## run 1
==> flow/design.v (excerpt) <==
module asx_soupbintcp_itch (
    input  wire        clk,
    input  wire        rst,
    input  wire        ip_payload_valid,
    input  wire [7:0]  ip_payload_data,
    input  wire        ip_payload_start,
    input  wire        ip_payload_end,
    output wire [15:0] tcp_src_port,
    output wire [15:0] tcp_dst_port,
    output wire [31:0] tcp_seq_num,
    output wire [31:0] tcp_ack_num,
    output wire [3:0] tcp_data_offset,
    output wire [7:0] tcp_flags,
    output wire [15:0] tcp_window,
    output wire tcp_flag_syn,
    output wire tcp_flag_ack,
    output wire tcp_flag_fin,
    output wire tcp_flag_rst,
    output wire tcp_flag_psh,
    output wire tcp_header_valid,
    output wire tcp_parse_error,
    output wire session_active,
    output wire [63:0] session_sequence,
    output wire [7:0] pkt_type,
    output wire pkt_type_valid,
    output wire pkt_heartbeat,
    output wire pkt_login_accepted,
    output wire pkt_login_rejected,
    output wire pkt_end_session,
    output wire [31:0] seq_data_count,
    output wire [31:0] heartbeat_count,
    output wire parse_error,
    output wire msg_valid,
    output wire [7:0] msg_type,
    output wire msg_error,
    output wire [31:0] timestamp,
    output wire [63:0] order_id,
    output wire [31:0] orderbook_id,
    output wire side,
    output wire add_order_valid,
    output wire add_order_start,
    output wire [63:0] quantity,
    output wire [31:0] price,
    output wire [15:0] order_attributes,
    output wire order_executed_valid,
    output wire [63:0] exec_quantity,
    output wire order_cancel_valid,
    output wire order_delete_valid,
    output wire order_replace_valid,
    output wire directory_valid,
    output wire system_event_valid,
    output wire [7:0] event_code,
    output wire [31:0] total_messages,
    output wire [31:0] parse_errors
);
export LEC_CHECK = 0
export ABC_AREA = 1
export CAP_MARGIN = 30
export CELL_PAD_IN_SITES_DETAIL_PLACEMENT = 1
export CORE_ASPECT_RATIO = 1.54
export CORE_MARGIN = 3
export CORE_UTILIZATION = 51
export CTS_CLUSTER_DIAMETER = 400
export GPL_ROUTABILITY_DRIVEN = 1
export GPL_TIMING_DRIVEN = 1
export HOLD_SLACK_MARGIN = 0.12
export MAX_ROUTING_LAYER = met4
export MIN_ROUTING_LAYER = met2
export SLEW_MARGIN = 25
export TNS_END_PERCENT = 60
create_clock -name core_clock -period 2.94 [get_ports {clk}]
run.sh (not shown) runs the stock make flow with config.mk's settings and CLKGATE_MAP_FILE=.
Run status, run 1: aborted in global routing, error GRT-0116
Inputs modified between run 1 and run 2:
==> flow/config.mk <==
export PLATFORM = sky130hd
export DESIGN_NAME = asx_soupbintcp_itch
export DESIGN_NICKNAME = asx_soupbintcp_itch
export VERILOG_FILES = /design/flow/design.v
export SDC_FILE = /design/flow/constraint.sdc
export NUM_CORES = 4
export LEC_CHECK = 0
export CAP_MARGIN = 20
export CORE_MARGIN = 2
export CORE_UTILIZATION = 40
export SLEW_MARGIN = 20
==> flow/constraint.sdc <==
create_clock -name core_clock -period 3.63 [get_ports {clk}]
set_input_delay 0.7260 -clock core_clock [delete_from_list [all_inputs] [get_ports {clk}]]
set_output_delay 0.7260 -clock core_clock [all_outputs]
set_load 0.01 [all_outputs]
Findings:
Run 2 completed every stage of the flow, and the final layout passed the timing, DRC and antenna checks. Run 1 → run 2: placeable core region higher, die size picked up an extra 16%. [compare] base=run 1 new=run 2: yosys-reported design area after synthesis dropped 7.1%; synthesized area now smaller; and-or/or-and share of the synthesized area shrank by 3.5 points; synthesized cell count went down by 23%.
> inputs changed (run 2 -> run 3)
==> flow/constraint.sdc <==
create_clock -name core_clock -period 5.0 [get_ports {clk}]
set_input_delay 1.0000 -clock core_clock [delete_from_list [all_inputs] [get_ports {clk}]]
set_output_delay 1.0000 -clock core_clock [all_outputs]
set_load 0.01 [all_outputs]
## What came out
- Relative max-transition margin ended up 0.84 points higher on run 3 than on run 2.
- Diff run 2 and run 3: design area higher in run 2
- Run comparison: run 2 end of the critical path soupbintcp_inst.session_seq_reg[49]$_SDFFE_PP0P_; run 3 end of the critical path soupbintcp_inst.heartbeat_cnt[24]$_SDFFE_PP0P_
- Delta (run 3 minus run 2): reported clock group power lost 28%; routed wire length picked up an extra 640 microns; worst-case setup slack after placement picked up an extra 0.80 ns; critical path depth picked up an extra 1; power lost 28%.
- When the final numbers for run 2 and run 3 were put side by side, the final period demand of the worst path turned out to be greater in run 3.
- Setup slack: run 3 more than run 2
Inputs modified between run 3 and run 4:
-- flow/config.mk --
<<< run 3, line 6
export NUM_CORES = 4
export LEC_CHECK = 0
export CAP_MARGIN = 20
export CORE_MARGIN = 2
export CORE_UTILIZATION = 40
export SLEW_MARGIN = 20
>>> run 4, line 6
export NUM_CORES = 4
export LEC_CHECK = 0
export ABC_AREA = 1
export CAP_MARGIN = 20
export CORE_MARGIN = 2
export CORE_UTILIZATION = 72
export CTS_CLUSTER_DIAMETER = 397
export SLEW_MARGIN = 20
==> flow/constraint.sdc <==
create_clock -name core_clock -period 1.45 [get_ports {clk}]
set_input_delay 0.2900 -clock core_clock [delete_from_list [all_inputs] [get_ports {clk}]]
set_output_delay 0.2900 -clock core_clock [all_outputs]
set_load 0.01 [all_outputs]
Findings:
As the logs show, run 4 stopped at detailed placement after a tool error, so it never reached the end of the flow. Lower fraction of the mapped netlist area in simple logic gates was reported by run 3, not run 4. | synthesized area | higher: run 4 |. Delta (run 4 minus run 3): die outline width now smaller; die area now smaller; routability congestion estimate from global placement now larger. On run 4: cell count in the Yosys report is 816 higher than what run 3 gave. Run 4 against run 3: compound-gate portion of the synthesized area shows an increase of 3.5 points, share of the synthesized netlist area taken by xor and xnor gates shows a reduction of 3.2 points.
No activity file was given, so power comes from the tool's default toggle rates.
